`flow/design.v`:
```
module AHBDCD(
  input wire [31:0] HADDR,
  output wire HSEL_S0,
  output wire HSEL_S1,
  output wire HSEL_S2,
  output wire HSEL_S3,
  output wire HSEL_S4,
  output wire HSEL_S5,
  output wire HSEL_S6,
  output wire HSEL_S7,
  output wire HSEL_S8,
  output wire HSEL_S9,
  output wire HSEL_NOMAP,
  output reg [3:0] MUX_SEL
    );
reg [15:0] dec;
assign HSEL_S0 = dec[0];    
assign HSEL_S1 = dec[1];    
assign HSEL_S2 = dec[2];    
assign HSEL_S3 = dec[3];    
assign HSEL_S4 = dec[4];    
assign HSEL_S5 = dec[5];    
assign HSEL_S6 = dec[6];    
assign HSEL_S7 = dec[7];    
assign HSEL_S8 = dec[8];    
assign HSEL_S9 = dec[9];    
assign HSEL_NOMAP = dec[15];  
always@*
begin
  case(HADDR[31:24])
    8'h00: 						 
      begin
        dec = 16'b0000_0000_00000001;
        MUX_SEL = 4'b0000;
      end
    8'h50: 						 
      begin
        dec = 16'b0000_0000_0000_0010;
        MUX_SEL = 4'b0001;
      end
    8'h51: 						 
      begin
        dec =16'b0000_0000_0000_0100;
        MUX_SEL = 4'b0010;
      end   
    8'h52:  					 
      begin
        dec = 16'b0000_0000_0000_1000;
        MUX_SEL = 4'b0011;
      end
    8'h53: 						 
      begin
        dec = 16'b0000_0000_0001_0000;
        MUX_SEL = 4'b0100;
      end
    8'h54:						 
      begin
        dec = 16'b0000_0000_0010_0000;
        MUX_SEL = 4'b0101;
      end
    8'h55:						 
      begin
        dec = 16'b0000_0000_0100_0000;
        MUX_SEL = 4'b0110;
      end
    8'h56:						 
      begin
        dec = 16'b0000_0000_1000_0000;
        MUX_SEL = 4'b0111;
      end
    8'h57: 						 
      begin
        dec = 16'b0000_0001_0000_0000;
        MUX_SEL = 4'b1000;
      end
    8'h58:						 
      begin
        dec = 16'b0000_0010_0000_0000;
        MUX_SEL = 4'b1001;
      end
    default:  
      begin
        dec = 16'b1000_0000_00000000;
        MUX_SEL = 4'b1111;
      end
  endcase
end
endmodule
module AHBMUX(
  input wire HCLK,
  input wire HRESETn,
  input wire [3:0] MUX_SEL,
  input wire [31:0] HRDATA_S0,		
  input wire [31:0] HRDATA_S1,
  input wire [31:0] HRDATA_S2,
  input wire [31:0] HRDATA_S3,
  input wire [31:0] HRDATA_S4,
  input wire [31:0] HRDATA_S5,
  input wire [31:0] HRDATA_S6,
  input wire [31:0] HRDATA_S7,
  input wire [31:0] HRDATA_S8,
  input wire [31:0] HRDATA_S9,
  input wire [31:0] HRDATA_NOMAP,
  input wire HREADYOUT_S0,
  input wire HREADYOUT_S1,
  input wire HREADYOUT_S2,
  input wire HREADYOUT_S3,
  input wire HREADYOUT_S4,
  input wire HREADYOUT_S5,
  input wire HREADYOUT_S6,
  input wire HREADYOUT_S7,
  input wire HREADYOUT_S8,
  input wire HREADYOUT_S9,
  input wire HREADYOUT_NOMAP,
  output reg HREADY,
  output reg [31:0] HRDATA
);
  reg [3:0] APHASE_MUX_SEL;			 
  always@ (posedge HCLK or negedge HRESETn)
  begin
    if(!HRESETn)
      APHASE_MUX_SEL <= 4'h0;
    else if(HREADY)						 
      APHASE_MUX_SEL <= MUX_SEL;
  end
  always@*
  begin
    case(APHASE_MUX_SEL)
      4'b0000: begin						 
        HRDATA = HRDATA_S0;
        HREADY = HREADYOUT_S0;
      end
      4'b0001: begin
        HRDATA = HRDATA_S1;
        HREADY = HREADYOUT_S1;
      end
      4'b0010: begin
        HRDATA = HRDATA_S2;
        HREADY = HREADYOUT_S2;
      end
      4'b0011: begin
        HRDATA = HRDATA_S3;
        HREADY = HREADYOUT_S3;
      end
      4'b0100: begin
        HRDATA = HRDATA_S4;
        HREADY = HREADYOUT_S4;
      end
      4'b0101: begin
        HRDATA = HRDATA_S5;
        HREADY = HREADYOUT_S5;
      end
      4'b0110: begin
        HRDATA = HRDATA_S6;
        HREADY = HREADYOUT_S6;
      end
      4'b0111: begin
        HRDATA = HRDATA_S7;
        HREADY = HREADYOUT_S7;
      end
      4'b1000: begin
        HRDATA = HRDATA_S8;
        HREADY = HREADYOUT_S8;
      end
      4'b1001: begin
        HRDATA = HRDATA_S9;
        HREADY = HREADYOUT_S9;
      end
      default: begin            
        HRDATA = HRDATA_NOMAP;
        HREADY = HREADYOUT_NOMAP;
      end
    endcase
  end
endmodule
module BAUDGEN
(
  input wire clk,
  input wire resetn,
  input wire write_enable,
  input wire [15:0] divisor,
  output wire baudtick
);
reg [21:0] count_reg;
wire [21:0] count_next;
reg [15:0] count_div;
always @ (posedge clk, negedge resetn)
  begin
    if(!resetn) begin
      count_reg <= 0;
      count_div <= 16'd162;
    end 
    else if (write_enable) begin
      count_div <= (divisor == 16'd326) ? {16'd326} :
                   (divisor == 16'd162) ? {16'd162} :
                   (divisor == 16'd81) ?  {16'd81} :
                   (divisor == 16'd54) ?  {16'd54} :
                   (divisor == 16'd27) ?  {16'd27} :
                                          {16'd162} ;
      count_reg  <= 0;
    end                                         
    else
      count_reg <= count_next;
end
assign count_next = ((count_reg == count_div) ? 0 : count_reg + 1'b1);
assign baudtick = ((count_reg == count_div) ? 1'b1 : 1'b0);
endmodule
module FIFO #(parameter DWIDTH=8, AWIDTH=1)
(
  input wire clk,
  input wire resetn,
  input wire rd,
  input wire wr,
  input wire [DWIDTH-1:0] w_data,
  output wire empty,
  output wire full,
  output wire [DWIDTH-1:0] r_data
);
  reg [DWIDTH-1:0] array_reg [2**AWIDTH-1:0];
  reg [AWIDTH-1:0] w_ptr_reg;
  reg [AWIDTH-1:0] w_ptr_next;
  reg [AWIDTH-1:0] w_ptr_succ;
  reg [AWIDTH-1:0] r_ptr_reg;
  reg [AWIDTH-1:0] r_ptr_next;
  reg [AWIDTH-1:0] r_ptr_succ;
  reg full_reg;
  reg empty_reg;
  reg full_next;
  reg empty_next;
  wire w_en;
  always @ (posedge clk)
    if(w_en)
    begin
      array_reg[w_ptr_reg] <= w_data;
    end
  assign r_data = array_reg[r_ptr_reg];   
  assign w_en = wr & ~full_reg;           
  always @ (posedge clk, negedge resetn)
  begin
    if(!resetn)
      begin
        w_ptr_reg <= 0;
        r_ptr_reg <= 0;
        full_reg <= 1'b0;
        empty_reg <= 1'b1;
      end
    else
      begin
        w_ptr_reg <= w_ptr_next;
        r_ptr_reg <= r_ptr_next;
        full_reg <= full_next;
        empty_reg <= empty_next;
      end
  end
  always @*
  begin
    w_ptr_succ = w_ptr_reg + 1;
    r_ptr_succ = r_ptr_reg + 1;
    w_ptr_next = w_ptr_reg;
    r_ptr_next = r_ptr_reg;
    full_next = full_reg;
    empty_next = empty_reg;
    case({w_en,rd})
      2'b01:
        if(~empty_reg)
          begin
            r_ptr_next = r_ptr_succ;
            full_next = 1'b0;
            if (r_ptr_succ == w_ptr_reg)
              empty_next = 1'b1;
          end
      2'b10:
        if(~full_reg)
          begin
            w_ptr_next = w_ptr_succ;
            empty_next = 1'b0;
            if (w_ptr_succ == r_ptr_reg)
              full_next = 1'b1;
          end
      2'b11:
        begin
          w_ptr_next = w_ptr_succ;
          r_ptr_next = r_ptr_succ;
        end
    endcase
  end
  assign full = full_reg;
  assign empty = empty_reg;
endmodule
module UART_TX(
  input wire clk,
  input wire resetn,
  input wire tx_start,        
  input wire b_tick,           
  input wire [7:0] d_in,       
  input wire parity_en,
  input wire parity_odd,
  output reg tx_done,          
  output wire tx               
  );
  localparam [2:0] idle_st   = 3'b000;
  localparam [2:0] start_st  = 3'b001;
  localparam [2:0] data_st   = 3'b010;
  localparam [2:0] parity_st = 3'b011;
  localparam [2:0] stop_st   = 3'b100;
  reg [2:0] current_state;
  reg [2:0] next_state;
  reg [3:0] b_reg;           
  reg [3:0] b_next;
  reg [2:0] count_reg;       
  reg [2:0] count_next;
  reg [7:0] data_reg;        
  reg [7:0] data_next;
  reg tx_reg;                
  reg tx_next;
  reg parity_reg;
  reg parity_next;
  always @(posedge clk, negedge resetn)
  begin
    if(!resetn)
      begin
        current_state <= idle_st;
        b_reg <= 0;
        count_reg <= 0;
        data_reg <= 0;
        tx_reg <= 1'b1;
        parity_reg <= 1'b0;
      end
    else
      begin
        current_state <= next_state;
        b_reg <= b_next;
        count_reg <= count_next;
        data_reg <= data_next;
        tx_reg <= tx_next;
        parity_reg <= parity_next;
      end
  end
  always @*
  begin
    next_state = current_state;
    tx_done = 1'b0;
    b_next = b_reg;
    count_next = count_reg;
    data_next = data_reg;
    tx_next = tx_reg;
    parity_next = parity_reg;
    case(current_state)
      idle_st:
      begin
        tx_next = 1'b1;
        if(tx_start)
        begin
          next_state = start_st;
          b_next = 0;
          data_next = d_in;
          parity_next = parity_en ? (parity_odd ? ~(^d_in) : ^d_in) : 1'b0;
        end
      end
      start_st:  
      begin
        tx_next = 1'b0;
        if(b_tick)
          if(b_reg==15)
            begin
              next_state = data_st;
              b_next = 0;
              count_next = 0;
            end
          else
            b_next = b_reg + 1;
      end
      data_st:  
      begin
        tx_next = data_reg[0];
        if(b_tick)
          if(b_reg == 15)
            begin
              b_next = 0;
              data_next = data_reg >> 1;
              if(count_reg == 7)     
                next_state = parity_en ? parity_st : stop_st;
              else
                count_next = count_reg + 1;
            end
          else
            b_next = b_reg + 1;
      end
      parity_st:  
      begin
        tx_next = parity_reg;
        if(b_tick)
          if(b_reg == 15)
            begin
              next_state = stop_st;
              b_next = 0;
            end
          else
            b_next = b_reg + 1;
      end
      stop_st:  
      begin
        tx_next = 1'b1;
        if(b_tick)
          if(b_reg == 15)    
            begin
              next_state = idle_st;
              tx_done = 1'b1;
            end
          else
            b_next = b_reg + 1;
      end
    endcase
  end
  assign tx = tx_reg;
endmodule
module UART_RX(
  input wire clk,
  input wire resetn,
  input wire b_tick,         
  input wire rx,             
  input wire parity_en,
  input wire parity_odd,
  output reg parity_err,
  output reg rx_done,        
  output wire [7:0] dout     
  );
  localparam [2:0] idle_st   = 3'b000;
  localparam [2:0] start_st  = 3'b001;
  localparam [2:0] data_st   = 3'b010;
  localparam [2:0] parity_st = 3'b011;
  localparam [2:0] stop_st   = 3'b100;
  reg [2:0] current_state;
  reg [2:0] next_state;
  reg [3:0] b_reg;  
  reg [3:0] b_next;
  reg [2:0] count_reg;  
  reg [2:0] count_next;
  reg [7:0] data_reg;  
  reg [7:0] data_next;
  reg parity_err_next;
  always @ (posedge clk, negedge resetn)
  begin
    if(!resetn)
      begin
        current_state <= idle_st;
        b_reg <= 0;
        count_reg <= 0;
        data_reg <=0;
        parity_err <= 1'b0;
      end
    else
      begin
        current_state <= next_state;
        b_reg <= b_next;
        count_reg <= count_next;
        data_reg <= data_next;
        parity_err <= parity_err_next;
      end
  end
  always @*
  begin
    next_state = current_state;
    b_next = b_reg;
    count_next = count_reg;
    data_next = data_reg;
    rx_done = 1'b0;
    parity_err_next = parity_err;
    case(current_state)
      idle_st:
        if(~rx)
          begin
            next_state = start_st;
            b_next = 0;
          end
      start_st:
        if(b_tick)
          if(b_reg == 7)
            begin
              next_state = data_st;
              b_next = 0;
              count_next = 0;
            end
          else
            b_next = b_reg + 1'b1;
      data_st:
        if(b_tick)
          if(b_reg == 15)
            begin
              b_next = 0;
              data_next = {rx, data_reg [7:1]};
              if(count_next == 7)  
                next_state = parity_en ? parity_st : stop_st;
              else
                count_next = count_reg + 1'b1;
            end
          else
            b_next = b_reg + 1;
      parity_st:
        if (b_tick)
          if (b_reg == 15)
            begin
              b_next = 0;
              if (parity_odd)
              begin
                if (rx == ^data_reg)  
                  parity_err_next = 1'b1;
                else
                  parity_err_next = 1'b0;
              end 
              else
              begin
                if (rx == ^data_reg)
                  parity_err_next = 1'b0;
                else
                  parity_err_next = 1'b1;
              end
              next_state = stop_st;
            end 
          else 
            b_next = b_reg + 1;
      stop_st:
        if(b_tick)
          if(b_reg == 15)  
            begin
              next_state = idle_st;
              rx_done = 1'b1;
            end
          else
           b_next = b_reg + 1;
    endcase
  end
  assign dout = data_reg;
endmodule
module AHBUART(
  input wire         HCLK,
  input wire         HRESETn,
  input wire  [31:0] HADDR,
  input wire  [1:0]  HTRANS,
  input wire  [31:0] HWDATA,
  input wire         HWRITE,
  input wire         HREADY,
  output wire        HREADYOUT,
  output wire [31:0] HRDATA,
  input wire         HSEL,
  input wire         RsRx,   
  output wire        RsTx,   
  output wire uart_irq   
);
  localparam DATA_ADDR = 8'h00;
  localparam BAUD_ADDR = 8'h04;
  localparam PARITY_ADDR = 8'h08;
  localparam STATUS_ADDR = 8'h0C;
  wire [7:0] uart_wdata;  
  wire [7:0] uart_rdata;
  wire uart_wr;
  wire uart_rd;
  wire [7:0] tx_data;
  wire [7:0] rx_data;
  wire [7:0] status;
  wire tx_full;
  wire tx_empty;
  wire rx_full;
  wire rx_empty;
  wire tx_done;
  wire rx_done;
  wire b_tick;
  reg [1:0] last_HTRANS;
  reg [31:0] last_HADDR;
  reg last_HWRITE;
  reg last_HSEL;
  reg [15:0] BAUD_DIVISOR;
  reg w_baudgen;
  reg [7:0] PARITY_REGISTER;
  wire uart_parity_err;
  always@ (posedge HCLK)
  begin
    if(HREADY)
    begin
      last_HTRANS <= HTRANS;
      last_HWRITE <= HWRITE;
      last_HSEL <= HSEL;
      last_HADDR <= HADDR;
    end
  end
  assign HREADYOUT = ~tx_full;
  assign uart_wr = last_HTRANS[1] & last_HWRITE & last_HSEL & (last_HADDR[7:0]==8'h00);
  assign uart_rd = last_HTRANS[1] & ~last_HWRITE & last_HSEL & (last_HADDR[7:0]==8'h00);
  always @(posedge HCLK, negedge HRESETn)
  begin
    if(!HRESETn)
      begin
        BAUD_DIVISOR <= 16'd326;  
        PARITY_REGISTER <= 16'd0;
        w_baudgen <= 1'b0;
      end
    else if(last_HTRANS[1] & last_HWRITE & last_HSEL &  last_HADDR[7:0] == BAUD_ADDR & HREADYOUT)
      begin
        BAUD_DIVISOR <= HWDATA[15:0];
        w_baudgen <= 1'b1;
      end
    else if(last_HTRANS[1] & last_HWRITE & last_HSEL &  last_HADDR[7:0] == PARITY_ADDR)
      begin
        PARITY_REGISTER <= HWDATA[15:0];
      end
    else
      begin
        w_baudgen <= 1'b0;
      end
  end
  assign uart_wdata = HWDATA[7:0];
  assign HRDATA = (last_HADDR[7:0] == DATA_ADDR) ? {24'h000000, uart_rdata} :
                  (last_HADDR[7:0] == BAUD_ADDR) ? {16'h0000, BAUD_DIVISOR} :
                  (last_HADDR[7:0] == PARITY_ADDR) ? {16'h0000, PARITY_REGISTER} :
                  (last_HADDR[7:0] == STATUS_ADDR) ? {24'h000000, status} :
                  32'h00000000;
  assign status = {5'b00000, tx_full, rx_empty, uart_parity_err};  
  assign uart_irq = ~rx_empty; 
  BAUDGEN uBAUDGEN(
    .clk(HCLK),
    .resetn(HRESETn),
    .write_enable(w_baudgen),
    .divisor(BAUD_DIVISOR),
    .baudtick(b_tick)
  );
  FIFO  
   #(.DWIDTH(8), .AWIDTH(4))
	uFIFO_TX 
  (
    .clk(HCLK),
    .resetn(HRESETn),
    .rd(tx_done),
    .wr(uart_wr),
    .w_data(uart_wdata[7:0]),
    .empty(tx_empty),
    .full(tx_full),
    .r_data(tx_data[7:0])
  );
  FIFO 
   #(.DWIDTH(8), .AWIDTH(4))
	uFIFO_RX(
    .clk(HCLK),
    .resetn(HRESETn),
    .rd(uart_rd),
    .wr(rx_done),
    .w_data(rx_data[7:0]),
    .empty(rx_empty),
    .full(rx_full),
    .r_data(uart_rdata[7:0])
  );
  UART_RX uUART_RX(
    .clk(HCLK),
    .resetn(HRESETn),
    .b_tick(b_tick),
    .rx(RsRx),
    .parity_en(PARITY_REGISTER[1]),
    .parity_odd(PARITY_REGISTER[0]),
    .parity_err(uart_parity_err),
    .rx_done(rx_done),
    .dout(rx_data[7:0])
  );
  UART_TX uUART_TX(
    .clk(HCLK),
    .resetn(HRESETn),
    .tx_start(!tx_empty),
    .b_tick(b_tick),
    .d_in(tx_data[7:0]),
    .parity_en(PARITY_REGISTER[1]),
    .parity_odd(PARITY_REGISTER[0]),
    .tx_done(tx_done),
    .tx(RsTx)
  );
endmodule
module prescaler(
  input wire inclk,
  input wire resetn,
  output wire outclk
    );
reg [3:0] counter;
always @(posedge inclk, negedge resetn)
  if (!resetn)
    counter <= 4'b0000;
  else
    counter <= counter + 1'b1;
assign outclk = counter == 4'b1111;
endmodule
module AHBTIMER(
	input wire HCLK,
	input wire HRESETn,
  input wire [31:0] HADDR,
  input wire [31:0] HWDATA,
  input wire [1:0] HTRANS,
  input wire HWRITE,
  input wire HSEL,
  input wire HREADY,
  input wire capture_event,
  output wire [31:0] HRDATA,
	output wire HREADYOUT,
	output wire PWM_OUT,
  output reg timer_irq
);
  localparam [7:0] LDADDR = 8'h00;    
  localparam [7:0] VALADDR = 8'h04;   
  localparam [7:0] CTLADDR = 8'h08;   
  localparam [7:0] CLRADDR = 8'h0C;   
  localparam [7:0] CMPADDR = 8'h10;
  localparam [7:0] CAPTADDR = 8'h14; 
  localparam [2:0] FREE_RUN = 3'b000;
  localparam [2:0] PERIODIC = 3'b001;
  localparam [2:0] COMPARE  = 3'b010;
  localparam [2:0] PWM      = 3'b011;
  localparam [2:0] CAPTURE  = 3'b100;
  localparam st_idle = 1'b0;
  localparam st_count = 1'b1;
  reg current_state;
  reg next_state;
  reg [31:0] value_next;
  reg timer_irq_next;
  reg t_out_next;
  reg [31:0] cap_val_next;
  reg last_HWRITE;
  reg [31:0] last_HADDR;
  reg last_HSEL;
  reg [1:0] last_HTRANS;
  reg [4:0] control;
  reg [31:0] load;
  reg clear;
  reg [31:0] value;
  reg [31:0] cmp_val;
  reg [31:0] cap_val;
  reg t_out;
  wire enable;
  wire [2:0] mode;
  wire clk16;        
  wire timerclk;
  prescaler uprescaler16(
    .inclk(HCLK),
    .resetn(HRESETn),
    .outclk(clk16)
  );
  assign HREADYOUT = 1'b1;  
  always @(posedge HCLK)
    if(HREADY)
      begin
        last_HWRITE <= HWRITE;
        last_HSEL <= HSEL;
        last_HADDR <= HADDR;
        last_HTRANS <= HTRANS;
      end
  assign timerclk = ((control[4]) ? clk16 : 1'b1);   
  assign enable = control[0];
  assign mode = (control[3:1] == FREE_RUN) ? FREE_RUN :
                (control[3:1] == PERIODIC) ? PERIODIC :
                (control[3:1] == COMPARE)  ? COMPARE  :
                (control[3:1] == PWM)      ? PWM      :
                (control[3:1] == CAPTURE)  ? CAPTURE  :
                FREE_RUN;
  always @(posedge HCLK, negedge HRESETn)
    if(!HRESETn)
      control <= 5'b00000;
    else if(last_HWRITE & last_HSEL & last_HTRANS[1])
      if(last_HADDR[7:0] == CTLADDR)
        control <= HWDATA[4:0];
  always @(posedge HCLK, negedge HRESETn)
    if(!HRESETn)
      load <= 32'h0000_0000;
    else if(last_HWRITE & last_HSEL & last_HTRANS[1])
      if(last_HADDR[7:0] == LDADDR)
        load <= HWDATA;
  always @(posedge HCLK, negedge HRESETn)
    if(!HRESETn)
      cmp_val <= 32'h0000_0000;
    else if(last_HWRITE & last_HSEL & last_HTRANS[1])
      if(last_HADDR[7:0] == CMPADDR)
        cmp_val <= HWDATA;
  always @(posedge HCLK, negedge HRESETn)
    if(!HRESETn)
      clear <= 1'b0;
    else if(last_HWRITE & last_HSEL & last_HTRANS[1])
      if(last_HADDR[7:0] == CLRADDR)
        clear <= HWDATA[0];
  always @(posedge HCLK, negedge HRESETn)
    if(!HRESETn)
      timer_irq <= 1'b0;
    else
      timer_irq <= timer_irq_next;
  always @(posedge HCLK, negedge HRESETn)
    if(!HRESETn)
      begin
        current_state <= st_idle;
        value <= 32'h0000_0000;
        t_out <= 1'b1;
        cap_val <= 32'h0000_0000;
      end
    else
      begin
        value <= value_next;
        current_state <= next_state;
        t_out <= t_out_next;
        cap_val <= cap_val_next;
      end
  always @*
  begin
    next_state = current_state;
    value_next = value;
    t_out_next = t_out;
    cap_val_next = cap_val;
    timer_irq_next = (clear) ? 0 : timer_irq;
    case(current_state)
      st_idle:
        if(enable && timerclk)
            begin
              value_next = load;
              next_state = st_count;
              t_out_next = 1'b1;
            end
      st_count:
        if(enable && timerclk)
        begin
          case(mode)
            FREE_RUN: begin
                        if (value == 32'h0000_0000)
                          begin
                            timer_irq_next = 1;
                          end
                        value_next = value - 1;
                      end
            PERIODIC: begin
                        if (value == 32'h0000_0000)
                          begin
                            timer_irq_next = 1;
                            value_next = load;
                          end
                        else
                          value_next = value - 1;
                      end
            COMPARE: begin
                        if (value == cmp_val)
                          begin
                            timer_irq_next = 1;
                            value_next = load;
                          end
                        else
                          value_next = value - 1;
                      end
            PWM: begin
                   if (value == cmp_val)
                     begin
                       timer_irq_next = 1;
                       t_out_next = 1'b0;
                       value_next = value - 1;
                     end
                    else if (value == 32'h0000_0000)
                      begin
                        timer_irq_next = 1;
                        t_out_next = 1'b1;
                        value_next = load;
                      end
                   else
                     value_next = value - 1;
                 end
            CAPTURE: begin
                 if(capture_event)
                   begin
                     cap_val_next = value;
                     timer_irq_next = 1;
                   end
                   value_next = value - 1;
                end
            default: begin
                       value_next = value - 1;
                     end
          endcase
        end
    endcase
  end
  assign HRDATA = (last_HADDR[7:0] == LDADDR) ? load :
                  (last_HADDR[7:0] == VALADDR) ? value :
                  (last_HADDR[7:0] == CTLADDR) ? control :
                  (last_HADDR[7:0] == CMPADDR) ? cmp_val :
                  (last_HADDR[7:0] == CAPTADDR) ? cap_val :
                   32'h0000_0000;
  assign PWM_OUT = t_out;
endmodule
module AHBGPIO(
  input wire HCLK,
  input wire HRESETn,
  input wire [31:0] HADDR,
  input wire [1:0] HTRANS,
  input wire [31:0] HWDATA,
  input wire HWRITE,
  input wire HSEL,
  input wire HREADY,
  input wire [15:0] GPIOIN,
  output wire HREADYOUT,
  output wire [31:0] HRDATA,
  output wire [15:0] GPIOOUT,
  output wire gpio_irq   
  );
  localparam [7:0] gpio_data_addr = 8'h00;
  localparam [7:0] gpio_dir_addr  = 8'h04;
  localparam [7:0] gpio_mask_addr = 8'h08;
  reg [15:0] gpio_dataout;
  reg [15:0] gpio_datain;
  reg [15:0] gpio_dir;
  reg [15:0] gpio_data_next;
  reg [15:0] gpio_mask;
  reg [31:0] last_HADDR;
  reg [1:0] last_HTRANS;
  reg last_HWRITE;
  reg last_HSEL;
  integer i;
  assign HREADYOUT = 1'b1;
  always @(posedge HCLK)
  begin
    if(HREADY)
    begin
      last_HADDR <= HADDR;
      last_HTRANS <= HTRANS;
      last_HWRITE <= HWRITE;
      last_HSEL <= HSEL;
    end
  end
  always @(posedge HCLK, negedge HRESETn)
  begin
    if(!HRESETn)
    begin
      gpio_mask <= 16'h0000;
    end
    else if ((last_HADDR[7:0] == gpio_mask_addr) & last_HSEL & last_HWRITE & last_HTRANS[1])
      gpio_mask <= HWDATA[15:0];
  end
  always @(posedge HCLK, negedge HRESETn)
  begin
    if(!HRESETn)
    begin
      gpio_dir <= 16'h0000;
    end
    else if ((last_HADDR[7:0] == gpio_dir_addr) & last_HSEL & last_HWRITE & last_HTRANS[1])
      gpio_dir <= HWDATA[15:0];
  end
  always @(posedge HCLK, negedge HRESETn)
  begin
    if(!HRESETn)
    begin
      gpio_dataout <= 16'h0000;
    end
    else if ((last_HADDR[7:0] == gpio_data_addr) & last_HSEL & last_HWRITE & last_HTRANS[1])
      gpio_dataout <= ((gpio_dataout & ~(gpio_mask & gpio_dir)) | (HWDATA[15:0] & (gpio_mask & gpio_dir)));
  end
  always @(posedge HCLK, negedge HRESETn)
  begin
    if (!HRESETn)
      gpio_datain <= 16'h0000;
    else begin
      for(i=0; i<16; i=i+1)
      begin
        if(gpio_dir[i] == 1'b1)
          gpio_datain[i] <= gpio_dataout[i];
        else
          gpio_datain[i] <= GPIOIN[i];
      end
    end
  end  
  reg [15:0] prev_GPIOIN;
  reg        gpio_irq_reg;
  always @(posedge HCLK, negedge HRESETn)
  begin
    if (!HRESETn) begin
      prev_GPIOIN  <= 16'h0000;
      gpio_irq_reg <= 1'b0;
    end
    else begin
      if ((GPIOIN & ~gpio_dir) != (prev_GPIOIN & ~gpio_dir))
        gpio_irq_reg <= 1'b1;
      else
        gpio_irq_reg <= 1'b0;
      prev_GPIOIN <= GPIOIN;
    end
  end
  assign gpio_irq = gpio_irq_reg;
  assign HRDATA[31:16] = 16'h0000;
  assign HRDATA[15:0] = gpio_datain;  
  assign GPIOOUT = gpio_dataout;
endmodule
module AHB7SEGDEC(
  input wire HCLK,
  input wire HRESETn,
  input wire [31:0] HADDR,
  input wire [31:0] HWDATA,
  input wire [1:0] HTRANS,
  input wire HWRITE,
  input wire HSEL,
  input wire HREADY,
  output [31:0] HRDATA,
  output HREADYOUT,
  output [6:0] seg,
  output [3:0] an,
  output dp
  );
  localparam [7:0] DIGIT1_ADDR = 4'h0;
  localparam [7:0] DIGIT2_ADDR = 4'h4;
  localparam [7:0] DIGIT3_ADDR = 4'h8;
  localparam [7:0] DIGIT4_ADDR = 4'hC;
  localparam [7:0] DISP_ADDR = 8'h10;
  reg last_HWRITE;
  reg [31:0] last_HADDR;
  reg last_HSEL;
  reg [1:0] last_HTRANS;
  reg [7:0] DIGIT1;
  reg [7:0] DIGIT2;
  reg [7:0] DIGIT3; 
  reg [7:0] DIGIT4;
  reg DISP;
  assign HREADYOUT = 1'b1;  
  always @(posedge HCLK)
    if(HREADY)
      begin
        last_HWRITE <= HWRITE;
        last_HSEL <= HSEL;
        last_HADDR <= HADDR;
        last_HTRANS <= HTRANS;
      end
  always @(posedge HCLK, negedge HRESETn)
  begin
    if(!HRESETn)
	 begin
      DIGIT1 <= 7'b0_0101;
		DIGIT2 <= 7'b0_1110;
		DIGIT3 <= 7'b0_0000;
		DIGIT4 <= 7'b0_0001;
        DISP <= 1'b0;
	 end
    else if(last_HWRITE & last_HSEL & last_HTRANS[1])
	 begin
		if(last_HADDR[7:0] == DIGIT1_ADDR)
        	DIGIT1 <= HWDATA[7:0];
		else if(last_HADDR[7:0] == DIGIT2_ADDR)
			DIGIT2 <= HWDATA[7:0];
		else if(last_HADDR[7:0] == DIGIT3_ADDR)
			DIGIT3 <= HWDATA[7:0];
		else if(last_HADDR[7:0] == DIGIT4_ADDR)
			DIGIT4 <= HWDATA[7:0];
    else if(last_HADDR[7:0] == DISP_ADDR)
			DISP <= HWDATA[7:0];
	  end
	end
  assign HRDATA = (last_HADDR[7:0] == DIGIT1_ADDR) ? {24'h000_0000,DIGIT1} :
                  (last_HADDR[7:0] == DIGIT2_ADDR) ? {24'h000_0000,DIGIT2} :
                  (last_HADDR[7:0] == DIGIT3_ADDR) ? {24'h000_0000,DIGIT3} :
                  (last_HADDR[7:0] == DIGIT4_ADDR) ? {24'h000_0000,DIGIT4} :
                  (last_HADDR[7:0] == DISP_ADDR)   ? {31'h000_0000,DISP}   :
                   32'h0000_0000;
  reg [31:0] counter;
  reg [3:0] ring;
  wire [7:0] code;
  wire [6:0] seg_out;
  assign seg = ~seg_out;
  assign an = ~ring;
  always @(posedge HCLK or negedge HRESETn)
  begin
	if(!HRESETn)
		counter <= 32'h0000_0000;
	else
		counter <= counter + 1'b1;
  end
  always @(posedge HCLK or negedge HRESETn)
  begin
	if(!HRESETn)
		ring <= 4'b0001;
	else if (counter[15:0] == 16'h7FFF)
		ring <= {ring[2:0],ring[3]};
  end
  assign code =
	(ring == 4'b0001) ? DIGIT1[7:0] :
	(ring == 4'b0010) ? DIGIT2[7:0] :
	(ring == 4'b0100) ? DIGIT3[7:0] :
	(ring == 4'b1000) ? DIGIT4[7:0] :
		4'b1110;
	assign dp = ~code[7];
parameter A      = 7'b0000001;
parameter B      = 7'b0000010;
parameter C      = 7'b0000100;
parameter D      = 7'b0001000;
parameter E      = 7'b0010000;
parameter F      = 7'b0100000;
parameter G      = 7'b1000000;
wire [6:0] hex_decoded;
assign hex_decoded =
    (code[6:0] == 7'h0) ? (A|B|C|D|E|F) :
    (code[6:0] == 7'h1) ? (B|C) :
    (code[6:0] == 7'h2) ? (A|B|G|E|D) :
    (code[6:0] == 7'h3) ? (A|B|C|D|G) :
    (code[6:0] == 7'h4) ? (F|B|G|C) :
    (code[6:0] == 7'h5) ? (A|F|G|C|D) : 
    (code[6:0] == 7'h6) ? (A|F|G|C|D|E) :
    (code[6:0] == 7'h7) ? (A|B|C) :
    (code[6:0] == 7'h8) ? (A|B|C|D|E|F|G) :
    (code[6:0] == 7'h9) ? (A|B|C|D|F|G) :
    (code[6:0] == 7'ha) ? (A|F|B|G|E|C) :
    (code[6:0] == 7'hb) ? (F|G|C|D|E) :
    (code[6:0] == 7'hc) ? (A|F|E|D) :
    (code[6:0] == 7'hd) ? (B|C|D|E|G) :
    (code[6:0] == 7'he) ? (A|F|G|E|D) :
    (code[6:0] == 7'hf) ? (A|F|G|E) : 7'b000_0000;
wire [6:0] decimal_decoded;
assign decimal_decoded =
    (code[6:0] == 7'h0) ? (A|B|C|D|E|F) :
    (code[6:0] == 7'h1) ? (B|C) :
    (code[6:0] == 7'h2) ? (A|B|G|E|D) :
    (code[6:0] == 7'h3) ? (A|B|C|D|G) :
    (code[6:0] == 7'h4) ? (F|B|G|C) :
    (code[6:0] == 7'h5) ? (A|F|G|C|D) :
    (code[6:0] == 7'h6) ? (A|F|G|C|D|E) :
    (code[6:0] == 7'h7) ? (A|B|C) :
    (code[6:0] == 7'h8) ? (A|B|C|D|E|F|G) :
    (code[6:0] == 7'h9) ? (A|B|C|D|F|G) :
    7'b000_0000;    
assign seg_out = (DISP) ? decimal_decoded : hex_decoded;
endmodule
module AHBPERIPH(
  input  wire        HCLK,
  input  wire        HRESETn,
  input  wire [31:0] HADDR,
  input  wire [1:0]  HTRANS,
  input  wire        HWRITE,
  input  wire [31:0] HWDATA,
  output wire [31:0] HRDATA,
  output wire        HREADY,
  input  wire        RsRx,
  output wire        RsTx,
  input  wire        capture_event,
  output wire        PWM_OUT,
  input  wire [15:0] GPIOIN,
  output wire [15:0] GPIOOUT,
  output wire [6:0]  seg,
  output wire        dp,
  output wire [3:0]  an,
  output wire        uart_irq,
  output wire        timer_irq,
  output wire        gpio_irq
);
  wire [3:0]  mux_sel;
  wire        hsel_uart, hsel_timer, hsel_gpio, hsel_7seg;
  wire [31:0] hrdata_uart, hrdata_timer, hrdata_gpio, hrdata_7seg;
  wire        hready_uart, hready_timer, hready_gpio, hready_7seg;
  AHBDCD uAHBDCD (
    .HADDR(HADDR),
    .HSEL_S0(),
    .HSEL_S1(),
    .HSEL_S2(hsel_uart),
    .HSEL_S3(hsel_timer),
    .HSEL_S4(hsel_gpio),
    .HSEL_S5(hsel_7seg),
    .HSEL_S6(),
    .HSEL_S7(),
    .HSEL_S8(),
    .HSEL_S9(),
    .HSEL_NOMAP(),
    .MUX_SEL(mux_sel)
  );
  AHBMUX uAHBMUX (
    .HCLK(HCLK),
    .HRESETn(HRESETn),
    .MUX_SEL(mux_sel),
    .HRDATA_S0(32'h0000_0000),
    .HRDATA_S1(32'h0000_0000),
    .HRDATA_S2(hrdata_uart),
    .HRDATA_S3(hrdata_timer),
    .HRDATA_S4(hrdata_gpio),
    .HRDATA_S5(hrdata_7seg),
    .HRDATA_S6(32'h0000_0000),
    .HRDATA_S7(32'h0000_0000),
    .HRDATA_S8(32'h0000_0000),
    .HRDATA_S9(32'h0000_0000),
    .HRDATA_NOMAP(32'hDEADBEEF),
    .HREADYOUT_S0(1'b1),
    .HREADYOUT_S1(1'b1),
    .HREADYOUT_S2(hready_uart),
    .HREADYOUT_S3(hready_timer),
    .HREADYOUT_S4(hready_gpio),
    .HREADYOUT_S5(hready_7seg),
    .HREADYOUT_S6(1'b1),
    .HREADYOUT_S7(1'b1),
    .HREADYOUT_S8(1'b1),
    .HREADYOUT_S9(1'b1),
    .HREADYOUT_NOMAP(1'b1),
    .HRDATA(HRDATA),
    .HREADY(HREADY)
  );
  AHBUART uAHBUART (
    .HCLK(HCLK),
    .HRESETn(HRESETn),
    .HADDR(HADDR),
    .HTRANS(HTRANS),
    .HWDATA(HWDATA),
    .HWRITE(HWRITE),
    .HREADY(HREADY),
    .HREADYOUT(hready_uart),
    .HRDATA(hrdata_uart),
    .HSEL(hsel_uart),
    .RsRx(RsRx),
    .RsTx(RsTx),
    .uart_irq(uart_irq)
  );
  AHB7SEGDEC uAHB7SEGDEC (
    .HCLK(HCLK),
    .HRESETn(HRESETn),
    .HADDR(HADDR),
    .HTRANS(HTRANS),
    .HWDATA(HWDATA),
    .HWRITE(HWRITE),
    .HREADY(HREADY),
    .HREADYOUT(hready_7seg),
    .HRDATA(hrdata_7seg),
    .HSEL(hsel_7seg),
    .seg(seg),
    .an(an),
    .dp(dp)
  );
  AHBTIMER uAHBTIMER (
    .HCLK(HCLK),
    .HRESETn(HRESETn),
    .HADDR(HADDR),
    .HTRANS(HTRANS),
    .HWDATA(HWDATA),
    .HWRITE(HWRITE),
    .HREADY(HREADY),
    .HREADYOUT(hready_timer),
    .HRDATA(hrdata_timer),
    .PWM_OUT(PWM_OUT),
    .HSEL(hsel_timer),
    .capture_event(capture_event),
    .timer_irq(timer_irq)
  );
  AHBGPIO uAHBGPIO (
    .HCLK(HCLK),
    .HRESETn(HRESETn),
    .HADDR(HADDR),
    .HWRITE(HWRITE),
    .HWDATA(HWDATA),
    .HTRANS(HTRANS),
    .HSEL(hsel_gpio),
    .HREADY(HREADY),
    .GPIOIN(GPIOIN),
    .HREADYOUT(hready_gpio),
    .HRDATA(hrdata_gpio),
    .GPIOOUT(GPIOOUT),
    .gpio_irq(gpio_irq)
  );
endmodule
```
`flow/run.sh`:
```
#!/bin/bash
# the make line also repeats each setting of config.mk as NAME=value (left out here)
make -C /OpenROAD-flow-scripts/flow DESIGN_CONFIG=/design/flow/config.mk WORK_HOME=/design/flow/orfs CLKGATE_MAP_FILE= finish
```
`flow/config.mk`:
```
export PLATFORM = sky130hd
export DESIGN_NAME = AHBPERIPH
export DESIGN_NICKNAME = AHBPERIPH
export VERILOG_FILES = /design/flow/design.v
export SDC_FILE = /design/flow/constraint.sdc
export NUM_CORES = 4
export LEC_CHECK = 0
export CAP_MARGIN = 20
export CORE_MARGIN = 2
export CORE_UTILIZATION = 72
export CTS_CLUSTER_DIAMETER = 359
export CTS_CLUSTER_SIZE = 13
export PLACE_DENSITY_LB_ADDON = 0.27
export SETUP_SLACK_MARGIN = 0.4
export SLEW_MARGIN = 20
```
`flow/constraint.sdc`:
```
create_clock -name core_clock -period 4.08 [get_ports {HCLK}]
set_input_delay 0.8160 -clock core_clock [delete_from_list [all_inputs] [get_ports {HCLK}]]
set_output_delay 0.8160 -clock core_clock [all_outputs]
set_load 0.01 [all_outputs]
```
==> run notes, run 1 <==
Figures from the flow reports.

Status:
- The run finished with no timing, DRC or antenna violations.

Critical path:
- For the worst flop-to-flop path, the logic depth is 7.
- Looking at the critical path, the highest net fanout was 11.
- For this design, the slowest cell found on the critical path is sky130_fd_sc_hd__edfxtp_1.
- The run gives the signal arrival time at the worst endpoint as 3070 ps.
- The run gives the source of the worst register-to-register timing path as uAHB7SEGDEC.last_HADDR[0].
- Counting stages on the worst path, the most repeated cell is sky130_fd_sc_hd__buf_4.
- The run puts the stage delay of the slowest cell on the critical path at 430 ps.
- The run puts the instance count on the critical path at 11.
- Per STA, the startpoint of the critical path is uAHB7SEGDEC.last_HADDR[3].
- The worst setup path is launched from a register.
- The worst setup path is of the register to primary output kind.
- On the critical path the largest part of the delay comes from AND-OR/OR-AND gates.
- The run puts the sum of buffers and inverters on the critical path at 3.
- The OpenROAD report gives the critical path a required time of 3260 ps.
- The critical path ends at HRDATA[3].
- STA lists the endpoint of the worst register-to-register path as uAHBUART.uFIFO_TX.array_reg[5][5].
- The report lists the cells along the critical path as buf_4 > nor4_4 > buf_4 > nand2_4 > nand2_2 > a221o_1 > a21oi_1 > o22ai_1 > a211oi_2 > o31ai_2 > buf_2.
- The run gives the critical path capture point type as a primary output.
- The run puts the flop-to-flop setup slack at 460 ps.

Final timing:
- For reference, the final report shows the hold violation count at 0.
- The slew check shows that the tightest pin keeps a relative margin of 0.283.
- The run puts the largest clock skew in the final design at 24.8 ps.
- The run gives the upper clock frequency limit as 257 MHz.
- Setup repair after global routing could not meet its margin everywhere.
- In the final report, the number of endpoints failing setup comes to 0.
- In the finished design, the share of the clock period the worst path needs comes to 0.953.
- The routed design could run at a clock period as short as 3890 ps.
- The run puts the transition at the pin with the smallest max-transition slack at 1070 ps.
- The run gives the smallest setup slack after layout as 190 ps.
- The run gives the total negative slack for setup checks as 0 ps.
- The run puts the count of final max-slew check failures at 0.

Clock network:
- The run puts the clock insertion delay at the later pin of the skew report at 640 ps.
- The run puts the clock buffer count from CTS at 57.
- The run gives the CTS tree as built.
- The run gives the count of clock tree sinks as 675.
- The run puts the clock-pin slew on the worst setup and hold paths at 70 ps.
- The run puts the maximum level of the CTS H-tree at 2.
- CTS reports a maximum clock tree buffer depth of 3.
- The run gives the cell at the root of the clock tree as sky130_fd_sc_hd__clkbuf_16.

Cells and area:
- The net count of the finished layout is 2,606.
- The area growth from synthesis to layout is 15.5%.
- The final report lists a non-filler cell total of 3,086.

Floorplan:
- The run puts the die boundary height at 210 µm.
- The total area inside the core boundary comes to 41,900 µm².
- The run puts the count of boundary I/O pins at 153.
- The run puts the area of the chip at 43,900 µm².
- The share of the core area taken by cells at floorplan is 0.727.
- After floorplanning, the core was divided into 75 placement rows.
- The run gives the die span in x as 210 µm.

Logic synthesis:
- In the post-synthesis netlist, the biggest area contributors are sky130_fd_sc_hd__dfrtp_1, sky130_fd_sc_hd__edfxtp_1, sky130_fd_sc_hd__mux2_2.
- The run gives the count of mapped cells out of synthesis as 2,299.
- Counting instances in the post-synthesis netlist gives the leading cell types as sky130_fd_sc_hd__dfrtp_1, sky130_fd_sc_hd__edfxtp_1, sky130_fd_sc_hd__mux2_2, sky130_fd_sc_hd__nand2_1, sky130_fd_sc_hd__nor2_1.
- In the synthesized netlist the dominant register cell turns out to be sky130_fd_sc_hd__dfrtp_1.
- Measured against the total synthesized area, the mux share comes to 0.150.
- The run gives the post-synthesis xor/xnor area fraction as 0.0400.
- Yosys reported that registers with async set or reset make up 0.600.
- Counting flops and latches in the post-synthesis netlist gives 675.
- The run puts the AND-OR/OR-AND share of the synthesized area at 0.0878.
- The run gives the area share of fa/ha/maj cells after synthesis as 0.00864.
- Synthesis produced a netlist with a net count of 2,407.
- For this run, the number of Yosys warnings is 11.
- The run puts the sequential fraction of the synthesis area at 0.601.
- After synthesis the cells add up to 30,400 µm².
- The run gives the main combinational cell family by area after synthesis as multiplexers.
- Per the post-synthesis stats, the area per cell is 13.2 µm².
- The run gives the post-synthesis cell type with the largest combined area as sky130_fd_sc_hd__dfrtp_1.
- The run gives the tally of unique sky130hd cells used after synthesis as 72.
- The run puts the yosys stat chip area at 30,400 µm².
- The run puts the area share of the largest cell type after synthesis at 0.316.
- In this run, the synthesized area fraction spent on and/or/nand/nor cells is recorded as 0.0880.
- Looking at the gate-level netlist, the highest instance count belongs to sky130_fd_sc_hd__dfrtp_1.
- The run puts the count of instantiated cells in the yosys netlist at 2,299.
- The run gives the number of flops mapped to enable cells by yosys as 270.

Power and ir drop:
- The leakage power in the latest report is 13.4 nW.
- The run puts the clock share of power at 0.367.
- The script computed a power per unit cell area of 396 nW/µm².
- Per report_power, the Clock row totals 0.00509 W.
- The run puts the switching power total at 0.00341 W.
- The run puts the internal cell power at 0.0105 W.
- The power report attributes to the combinational group a share of 0.077.
- Of the total power, the share spent switching nets is 0.246.
- The run gives the maximum ir drop on the vdd rail as 0.000510 V.
- The run gives the share of total power in sequential cells as 0.556.
- Summed over all sequential cells, the power is 0.00773 W.
- The run puts the combinational group power at 0.00107 W.
- Per report_power, the top consumer among the power groups is registers.

Placed design:
- The run puts the count of buffers inserted at the top-level ports at 135.
- The run gives the half-perimeter wire length of the detailed placement result as 51,900 µm.
- At the end of routability-driven placement, the weighted congestion stood at 1.00.
- Timing analysis after detailed placement gives a worst setup slack of 206 ps.
- Once placement completed, the tool counted placed cells totaling 2,913.

Run:
- Per the run summary, max-cap violations total 0.
- The run gives the stage-log warning count as 53.

Route:
- According to the report, the first pass of detailed routing completed in 6 iterations.
- TritonRoute output was used to compute an average wire per cell of 27.6 µm.
- The run gives the post-detailed-routing wire length as 85,100 µm.
- The run puts the via density per instance at 7.00.
- The run gives the number of vias in the routed layout as 21,600.
- The DRC violation total left in the routed layout is recorded as 0.
- The run puts the post-detailed-route count of antenna-violating nets at 0.
- The run puts the initial DRC count at 3,165.

Global routing:
- The run puts the global-route wire length before repair at 128,000 µm.
- The number of antenna violations at the first check in global routing came to 1.
- The run gives the global route total overflow as 0.
- Overall routing resource usage recorded by global route was 0.383.
- The run puts the maximum number of pins on one net before global-route repair at 95.
- The via count of the first global-routing pass came to 21,800.

Hold path:
- Checking hold timing, the worst path is listed with class input pin to async pin.
through the flow:
step | hold WS, ps | power, W | instance area [µm²] | utilization
floorplan | 422 | 0.00831 | 30400 | -
global placement | 435 | 0.00877 | 32500 | 0.777
detailed placement | 457 | 0.00885 | 32500 | 0.777
CTS | 166 | 0.0138 | 34800 | 0.831
global route | 178 | 0.0142 | 35100 | 0.839
finish | 149 | 0.0139 | 35100 | 0.839
layer usage:
metal | wire length, µm | GRT usage | vias up
met4 | 4570 | 0.179 | 0
li1 | - | - | 8995
met2 | 41200 | 0.616 | 1460
met5 | 0 | 0 | -
met3 | 8910 | 0.0829 | 325
met1 | 30400 | 0.509 | 10800
repair_timing:
action	in CTS	in global routing
cloned	4	0
gates resized	176	67
setup endpoints to repair	55	61
buffers inserted	34	27
hold buffers	0	0
pin swaps	25	26
area by class of cell:
cell class | instances | area [µm²]
repair buffers | 273 | 2550
fillers | 2048 | 6740
clock buffers | 105 | 1610
inverters | 58 | 218
diodes | 1 | 2.50
well taps | 539 | 674
flip-flops and latches | 675 | 18300
multi-input cells | 1433 | 11800
clock inverters | 2 | 17.5
==> run 2, diff against run 1 <==
ABC_AREA = 1   (was not set)
CELL_PAD_IN_SITES_DETAIL_PLACEMENT = 1   (was not set)
CORE_MARGIN = 4   (was 2)
CORE_UTILIZATION = 21   (was 72)
CTS_CLUSTER_DIAMETER = 247   (was 359)
CTS_CLUSTER_SIZE = not set   (was 13)
GPL_ROUTABILITY_DRIVEN = 1   (was not set)
HOLD_SLACK_MARGIN = 0.07   (was not set)
PLACE_DENSITY_LB_ADDON = 0.01   (was 0.27)
SETUP_SLACK_MARGIN = not set   (was 0.4)
TNS_END_PERCENT = 75   (was not set)
clock period = 11.6 ns   (was 4.08 ns; I/O delays follow)
==> run 2 against run 1 <==
Compared with the run above: sequential cell count unchanged; cell count increased by 110%; critical path depth unchanged; first-iteration DRC count decreased by 49%; core utilization decreased by 58 points; combinational power decreased by about 80%; sequential share of layout area decreased by 7.4 points; clock skew about the same; routed wire length increased by 75%; critical endpoint is now HRDATA[6]; largest power group is now the clock network.
==> run notes, run 2 <==
Figures from the flow reports.

Route:
- The post-detailed-routing wire length is 149,000 µm (+75%).
- The run gives the initial DRC count as 1,613 (-49%).
- The run puts the number of remaining DRC errors at 0 (unchanged).
- The run gives the post-detailed-route count of antenna-violating nets as 0 (unchanged).
- The run puts the iteration count of the initial detailed-routing pass at 5 (-1).
- The number of vias in the routed layout was 28,300 (+31%).
- The run gives the final routed wire length divided by cell count as 23.3 µm (-16%).
- The run gives the via density per instance as 4.44 (-37%).

Logic synthesis:
- The run gives the post-synthesis cell type with the largest combined area as sky130_fd_sc_hd__dfrtp_1.
- The synthesized net count was 4,138 (+72%).
- The run gives the count of mapped cells out of synthesis as 4,030 (+75%).
- The run puts the tally of yosys warning messages at 11 (unchanged).
- The run puts the yosys stat chip area at 34,100 µm² (+12%).
- The netlist area before placement came to 34,100 µm² (+12%).
- The run puts the area share of the largest cell type after synthesis at 0.282 (-0.0338).
- The run gives the tally of unique sky130hd cells used after synthesis as 61 (-15%).
- Yosys attributes the largest share of cell area to sky130_fd_sc_hd__dfrtp_1, sky130_fd_sc_hd__edfxtp_1, sky130_fd_sc_hd__nand2_1.
- The number of synthesized register bits was 675 (unchanged).
- The run puts the post-synthesis mux area share at 0.000294 (-0.150).
- The run puts the AND-OR/OR-AND share of the synthesized area at 0.131 (+0.0434).
- The run gives the area share of fa/ha/maj cells after synthesis as 0.00771 (-0.000925).
- The number of flops mapped to enable cells by yosys came to 270 (unchanged).
- The run puts the sequential fraction of the synthesis area at 0.536 (-0.0643).
- The run gives the area fraction in and, or, nand and nor cells after synthesis as 0.222 (+0.134).
- The proportion of synthesized flip-flops having asynchronous set or reset is 0.600 (unchanged).
- The commonest cells after synthesis are sky130_fd_sc_hd__nand2_1, sky130_fd_sc_hd__inv_1, sky130_fd_sc_hd__o21ai_0, sky130_fd_sc_hd__dfrtp_1, sky130_fd_sc_hd__edfxtp_1.
- The run puts the post-synthesis xor/xnor area fraction at 0.0298 (-0.0102).
- The run gives the most instantiated flip-flop cell in the synthesis netlist as sky130_fd_sc_hd__dfrtp_1.
- Yosys instantiated no cell more often than sky130_fd_sc_hd__nand2_1.
- The run gives the count of instantiated cells in the yosys netlist as 4,030 (+75%).
- The run puts the synthesized area per cell at 8.45 µm² (-36%).
- Yosys shows that the main logic family after synthesis is simple AND/OR/NAND/NOR gates.

Global routing:
- The run gives the via count of the first global-routing pass as 29,500 (+35%).
- The run gives the number of antenna violations at the first check in global routing as 9 (+8).
- The run puts the total routing resource utilization after global routing at 0.175 (-0.208).
- The run gives the maximum number of pins on one net before global-route repair as 116 (+22%).
- The run gives the global route total overflow as 0 (unchanged).
- The run gives the global-route wire length before repair as 216,000 µm (+70%).

Final timing:
- The run gives the remaining max-slew budget at the tightest pin as 0.281 (-0.00109).
- The final tally of setup violations was 0 (unchanged).
- The run puts the transition at the pin with the smallest max-transition slack at 1070 ps (+1.63 ps).
- The run gives the upper clock frequency limit as 140 MHz.
- The largest clock skew in the final design was 24.8 ps (+0.00970 ps).
- Setup repair after global routing left no endpoint under its margin.
- The run gives the number of failing hold endpoints at the final stage as 0 (unchanged).
- The run puts the final critical delay including setup and external delays at 7160 ps.
- The run gives the count of final max-slew check failures as 0 (unchanged).
- The run puts the total negative slack for setup checks at 0 ps (unchanged).
- The run puts the final clock period utilization by the worst path at 0.617 (-0.336).

Power and ir drop:
- The share of power burned in combinational logic was 0.037 (-0.040).
- The run puts the clock share of power at 0.511 (+0.144).
- The run puts the switching power as a share of total power at 0.244 (-0.00175).
- The run puts the leakage power summed over all cells at 18.0 nW (+34%).
- The run gives the combinational group power as 0.000210 W (-80%).
- The total sequential power is 0.00255 W (-67%).
- The run gives the highest-power group as the clock network.
- The run puts the maximum ir drop on the vdd rail at 0.000104 V (-80%).
- The run puts the power in the clock group at 0.00289 W (-43%).
- The run puts the switching power total at 0.00138 W (-60%).
- The run puts the internal cell power at 0.00427 W (-59%).
- The run gives the power density relative to cell area as 138 nW/µm² (-65%).
- The run gives the share of total power in sequential cells as 0.452 (-0.104).

Hold path:
- The worst hold path begins at uAHBTIMER.uprescaler16.counter[0].
- The run gives the destination of the worst hold path as uAHBTIMER.uprescaler16.counter[0].
- The report gives the cell count of the worst hold path as 1.
- The most critical min-delay path falls under register to register.

Clock network:
- The run puts the hold buffer count at cts at 0 (unchanged).
- The run gives the clock buffer count from CTS as 94 (+65%).
- The number of setup buffers added after CTS came to 0 (-100%).
- The run puts the clock-pin slew on the worst setup and hold paths at 60 ps (about the same).
- The run gives the count of clock tree sinks as 675 (unchanged).
- The run gives the CTS tree as built.
- The run gives the clock insertion delay at the later pin of the skew report as 700 ps (+60 ps).
- The buffer levels on the longest clock path was 3 (unchanged).
- The tree is rooted in a sky130_fd_sc_hd__clkbuf_16.
- The run puts the count of instances resized after the clock tree is built at 0 (-100%).
- The run puts the maximum level of the CTS H-tree at 3 (+1).

Critical path:
- The signal arrival time at the worst endpoint was 4840 ps (+1770 ps).
- The run gives the type of the setup path with the least slack as register to primary output.
- The run gives the start point of the critical path as uAHB7SEGDEC.last_HADDR[7].
- The slowest stage of the critical path is the sky130_fd_sc_hd__clkdlybuf4s50_1 cell.
- The run gives the data required time at the worst endpoint as 9280 ps (+6020 ps).
- The run gives the most frequent cell on the critical path as sky130_fd_sc_hd__nand2_1.
- The run gives the maximum fanout count along the critical path as 18 (+7).
- The instance count on the critical path is 11 (unchanged).
- In this run the critical path is formed by nor2_1 > nand2_1 > nor2_1 > nand2_1 > inv_1 > buf_4 > nand2_1 > o2111ai_1 > o211ai_1 > o211ai_1 > clkdlybuf4s50_1.
- The run gives the critical path endpoint as HRDATA[6].
- The worst-case reg-to-reg path depth was 9 (+2).
- The worst setup path is launched from a register.
- The stage delay of the slowest cell on the critical path came to 680 ps (+250 ps).
- The run gives the family with the most delay on the worst path as buffers and inverters.
- The flop-to-flop setup slack is 7690 ps (+7230 ps).
- The run gives the sum of buffers and inverters on the critical path as 3 (unchanged).
- For the worst reg-to-reg path, the endpoint reported by OpenROAD is uAHBUART.uFIFO_RX.array_reg[15][4].
- The run gives the source of the worst register-to-register timing path as uAHBUART.uBAUDGEN.count_reg[17].
- STA classifies the critical path endpoint as a primary output.

Cells and area:
- From synthesis to final layout, the design area changed by 20.1%.
- The run puts the final design area excluding fillers at 40,900 µm² (+17%).
- The number of non-filler instances in the completed layout came to 6,382 (+110%).
- The run puts the fraction of the core area covered by cells at the end of the flow at 0.254 (-0.585).
- The run gives the total number of nets in the final design as 4,249 (+63%).

Floorplan:
- The run gives the die boundary height as 411 µm (+96%).
- The run gives the die span in x as 411 µm (+96%).
- The total number of placement rows came to 147 (+96%).
- The core box area was 161,000 µm² (+280%).
- The count of boundary I/O pins is 153 (unchanged).
- The initial cell density of the core was 0.212 (-0.515).
- The run puts the area of the chip at 169,000 µm² (+280%).

Status:
- The run finished with no timing, DRC or antenna violations.

Run:
- The run gives the count of maximum capacitance violations as 0 (unchanged).
- The stage-log warning count was 53 (unchanged).

Placed design:
- The run puts the half-perimeter wire length of the detailed placement result at 103,000 µm (+99%).
- The run gives the post-placement cell count as 6,205 (+110%).
- The count of buffers inserted at the top-level ports is 135 (unchanged).
- The run gives the routability-driven placement congestion ratio as 0.785 (-22%).
- The standard cell area after detailed placement came to 37,900 µm² (+17%).
==> run 2: per-stage QoR <==
step	setup slack [ps]	hold slack, ps	power [W]
after CTS	4300	457	0.00579
after global placement	5120	447	0.00282
after detailed placement	5090	448	0.00282
after floorplan	7330	422	0.00266
after global routing	4140	490	0.00590
final	4440	451	0.00565
==> run 2: cell type report <==
| class | count | area, µm² |
|---|---|---|
| fill | 18700 | 120000 |
| sequential | 675 | 18300 |
| multi-input combinational | 2709 | 13400 |
| clock buffer | 143 | 2730 |
| tap | 2160 | 2700 |
| timing repair buffer | 191 | 1800 |
| inverter | 470 | 1770 |
| clock inverter | 33 | 293 |
| antenna | 1 | 2.50 |
==> run 2: metal layers <==
| metal | vias to the layer above | wire length, µm | global-route usage |
|---|---|---|---|
| met5 | - | 0 | 0 |
| met4 | 0 | 2330 | 0.0354 |
| met3 | 136 | 4400 | 0.0196 |
| met2 | 391 | 66000 | 0.276 |
| met1 | 14200 | 75800 | 0.257 |
| li1 | 13600 | - | - |
==> run 3, diff against run 2 <==
ABC_AREA = not set   (was 1)
CAP_MARGIN = 15   (was 20)
CELL_PAD_IN_SITES_DETAIL_PLACEMENT = not set   (was 1)
CORE_MARGIN = 2   (was 4)
CORE_UTILIZATION = 72   (was 21)
CTS_CLUSTER_DIAMETER = not set   (was 247)
GPL_ROUTABILITY_DRIVEN = not set   (was 1)
HOLD_SLACK_MARGIN = not set   (was 0.07)
MAX_ROUTING_LAYER = met4   (was not set)
PLACE_DENSITY = 0.95   (was not set)
PLACE_DENSITY_LB_ADDON = not set   (was 0.01)
TNS_END_PERCENT = not set   (was 75)
clock period = 4.06 ns   (was 11.6 ns; I/O delays follow)
==> run 3 against run 2 <==
Compared with the run above: now fails the layout checks on setup timing; core utilization increased by 59 points; non-clock buffer count up 32; design area down 14%; sequential share of layout area is 7.3 points higher; critical path depth fell by 3; largest cell class unchanged; highest routed layer unchanged.
==> run notes, run 3 <==
Figures from the flow reports.

Status:
- The run finished, with violations left.
- The run did not pass the layout checks because of setup timing.

Hold path:
- Note that the worst hold path type here is input pin to async pin.

Placed design:
- The run gives the post-placement cell count as 2,912 (-53%).
- The run gives the routability-driven placement congestion ratio as 0.952 (+21%).
- The count of buffers inserted at the top-level ports is 135 (unchanged).
- The run gives the post-place setup slack as 139 ps (-4950 ps).
- The run puts the standard cell area after detailed placement at 32,500 µm² (-14%).
- The run gives the half-perimeter wire length of the detailed placement result as 51,700 µm (-50%).

Final timing:
- The run gives the smallest setup slack after layout as -909 ps (-5350 ps).
- The run puts the upper clock frequency limit at 201 MHz.
- Setup repair after global routing could not meet its margin everywhere.
- The run gives the count of final max-slew check failures as 0 (unchanged).
- The largest clock skew in the final design is 33.1 ps (+8.28 ps).
- The run gives the final critical delay including setup and external delays as 4970 ps.
- The run puts the final tally of setup violations at 33 (+33).
- The run puts the final clock period utilization by the worst path at 1.22 (+0.607).
- The transition at the pin with the smallest max-transition slack is 1390 ps (+320 ps).
- The run gives the number of failing hold endpoints at the final stage as 0 (unchanged).
- The remaining max-slew budget at the tightest pin is 0.0707 (-0.211).
- The run puts the total negative slack for setup checks at -5000 ps (-5000 ps).

Power and ir drop:
- The switching power as a share of total power came to 0.252 (+0.00775).
- The total sequential power is 0.00782 W (+210%).
- The run gives the leakage power summed over all cells as 13.4 nW (-25%).
- The run puts the share of total power in sequential cells at 0.508 (+0.056).
- The run puts the switching power total at 0.00388 W (+180%).
- The run gives the internal cell power as 0.0115 W (+170%).
- The run puts the clock share of power at 0.415 (-0.096).
- The run puts the combinational group power at 0.00118 W (+460%).
- The run puts the share of power burned in combinational logic at 0.077 (+0.040).
- Ranked by power, first place goes to registers.
- The run gives the maximum ir drop on the vdd rail as 0.000540 V (+420%).
- The run gives the power in the clock group as 0.00639 W (+120%).
- The run puts the power density relative to cell area at 438 nW/µm² (+220%).

Floorplan:
- The die boundary height was 210 µm (-49%).
- The run puts the die span in x at 210 µm (-49%).
- The run puts the initial cell density of the core at 0.727 (+0.515).
- The run puts the area of the chip at 43,900 µm² (-74%).
- The run gives the total number of placement rows as 75 (-49%).
- The count of boundary I/O pins is 153 (unchanged).
- The run gives the core box area as 41,900 µm² (-74%).

Logic synthesis:
- The run gives the count of instantiated cells in the yosys netlist as 2,299 (-43%).
- The run puts the post-synthesis mux area share at 0.150 (+0.150).
- The run puts the netlist area before placement at 30,400 µm² (-11%).
- The tally of yosys warning messages was 11 (unchanged).
- The run puts the number of synthesized register bits at 675 (unchanged).
- The area fraction in and, or, nand and nor cells after synthesis is 0.0880 (-0.134).
- The tally of unique sky130hd cells used after synthesis came to 72 (+18%).
- The area share of fa/ha/maj cells after synthesis came to 0.00864 (+0.000925).
- By area the synthesized netlist is led by sky130_fd_sc_hd__dfrtp_1, sky130_fd_sc_hd__edfxtp_1, sky130_fd_sc_hd__mux2_2.
- Yosys instantiated no cell more often than sky130_fd_sc_hd__dfrtp_1.
- The run gives the yosys stat chip area as 30,400 µm² (-11%).
- The proportion of synthesized flip-flops having asynchronous set or reset was 0.600 (unchanged).
- The area share of the largest cell type after synthesis was 0.316 (+0.0338).
- The synthesized net count came to 2,407 (-42%).
- Looking at the cell usage after synthesis, the top flip-flop cell is sky130_fd_sc_hd__dfrtp_1.
- The synthesized design spends more area on one cell type than any other, namely sky130_fd_sc_hd__dfrtp_1.
- The number of flops mapped to enable cells by yosys was 270 (unchanged).
- The run puts the AND-OR/OR-AND share of the synthesized area at 0.0878 (-0.0434).
- The count of mapped cells out of synthesis is 2,299 (-43%).
- Yosys reports that the most numerous cell types are sky130_fd_sc_hd__dfrtp_1, sky130_fd_sc_hd__edfxtp_1, sky130_fd_sc_hd__mux2_2, sky130_fd_sc_hd__nand2_1, sky130_fd_sc_hd__nor2_1.
- The synthesized area per cell is 13.2 µm² (+57%).
- After synthesis, the largest family of logic cells by area is multiplexers.
- The run puts the sequential fraction of the synthesis area at 0.601 (+0.0643).
- The run puts the post-synthesis xor/xnor area fraction at 0.0400 (+0.0102).

Route:
- The number of vias in the routed layout was 23,900 (-16%).
- The number of remaining DRC errors came to 0 (unchanged).
- The initial DRC count is 4,422 (+170%).
- The run puts the iteration count of the initial detailed-routing pass at 17 (+12).
- The final routed wire length divided by cell count was 32.7 µm (+41%).
- The run puts the post-detailed-routing wire length at 100,000 µm (-33%).
- The run gives the via density per instance as 7.84 (+77%).
- The run puts the post-detailed-route count of antenna-violating nets at 0 (unchanged).

Critical path:
- The signal arrival time at the worst endpoint was 4160 ps (-680 ps).
- The run puts the maximum fanout count along the critical path at 10 (-8).
- For this design, the slowest cell found on the critical path is sky130_fd_sc_hd__a221oi_1.
- The worst setup path is launched from a register.
- The worst-case reg-to-reg path depth was 8 (-1).
- The run gives the type of the setup path with the least slack as register to primary output.
- STA lists the endpoint of the worst register-to-register path as uAHBUART.uFIFO_RX.array_reg[7][2].
- Tracing the worst setup path back leads to its startpoint at uAHB7SEGDEC.last_HADDR[2].
- The flop-to-flop setup slack is 40 ps (-7650 ps).
- Grouping stages by cell kind, the critical path spends the most delay in AND-OR/OR-AND gates.
- The most numerous cell type found on the critical path is sky130_fd_sc_hd__buf_4.
- The run gives the sum of buffers and inverters on the critical path as 3 (unchanged).
- The run puts the instance count on the critical path at 8 (-3).
- The run gives the critical path capture point type as a primary output.
- The run puts the stage delay of the slowest cell on the critical path at 1120 ps (+440 ps).
- The run gives the critical path endpoint as HRDATA[5].
- The run puts the data required time at the worst endpoint at 3250 ps (-6030 ps).
- For reference, the critical path cell chain is buf_4 > and4_4 > buf_4 > a22oi_1 > nand2_1 > a221oi_1 > o211ai_1 > dlygate4sd2_1.
- The run gives the source of the worst register-to-register timing path as uAHBUART.uBAUDGEN.count_reg[10].

Clock network:
- The run gives the buffer levels on the longest clock path as 3 (unchanged).
- The run puts the clock insertion delay at the later pin of the skew report at 610 ps (-90 ps).
- The count of clock tree sinks came to 675 (unchanged).
- The run gives the clock buffer count from CTS as 66 (-30%).
- The run gives the clock-pin slew on the worst setup and hold paths as 70 ps (about the same).
- The maximum level of the CTS H-tree came to 3 (unchanged).
- TritonCTS built the clock tree.
- The run gives the cell at the root of the clock tree as sky130_fd_sc_hd__clkbuf_16.
- The run gives the hold buffer count at cts as 0 (unchanged).

Cells and area:
- The run puts the footprint of the multi-input gates at 11,700 µm² (-13%).
- The run gives the synthesis-to-finish area growth as 15.6%.
- The sequential standard cell area came to 18,300 µm² (about the same).
- The run puts the number of non-filler instances in the completed layout at 3,054 (-52%).
- The run puts the final design area excluding fillers at 35,200 µm² (-14%).
- The run gives the number of filler cells placed in the layout as 1,702 (-91%).
- The total number of nets in the final design came to 2,565 (-40%).

Global routing:
- The number of antenna violations at the first check in global routing is 3 (-6).
- The run puts the global route total overflow at 0 (unchanged).
- The global-route wire length before repair was 138,000 µm (-36%).
- The run gives the maximum number of pins on one net before global-route repair as 104 (-10%).
- The run puts the via count of the first global-routing pass at 23,000 (-22%).
- The total routing resource utilization after global routing came to 0.433 (+0.258).

Run:
- The run gives the stage-log warning count as 59 (+11%).
- The run gives the count of maximum capacitance violations as 0 (unchanged).
[run 3: stage by stage]
| stage | total power (W) | hold slack (ps) | util |
|---|---|---|---|
| 2_1_floorplan | 0.00835 | 422 | - |
| 3_3_place_gp | 0.00880 | 434 | 0.778 |
| 4_1_cts | 0.0151 | 279 | 0.836 |
| 6_report | 0.0154 | 272 | 0.840 |
| 3_5_place_dp | 0.00891 | 453 | 0.778 |
| 5_1_grt | 0.0157 | 327 | 0.840 |
[run 3: repair_timing]
action                                  in CTS  in global routing
endpoints found under the setup margin      39                 23
pin swaps                                    5                  6
buffers inserted                             7                  8
gates cloned                                 1                  0
resized                                     47                 44
[run 3: final cells by class]
type | count | share of cell area
sequential | 675 | 0.520
multi-input combinational | 1433 | 0.332
timing repair buffer | 223 | 0.0601
clock buffer | 93 | 0.0543
tap | 539 | 0.0192
clock inverter | 27 | 0.00826
inverter | 58 | 0.00619
antenna | 6 | 0.000427
[run 3: routing by layer]
layer	vias to the layer above	global-route usage	wire, µm
li1	8917	-	-
met1	11400	0.532	31600
met2	2645	0.657	45300
met3	932	0.107	14000
met4	0	0.265	9060
met5	-	-	0
Power is estimated from default activity; no workload was simulated.
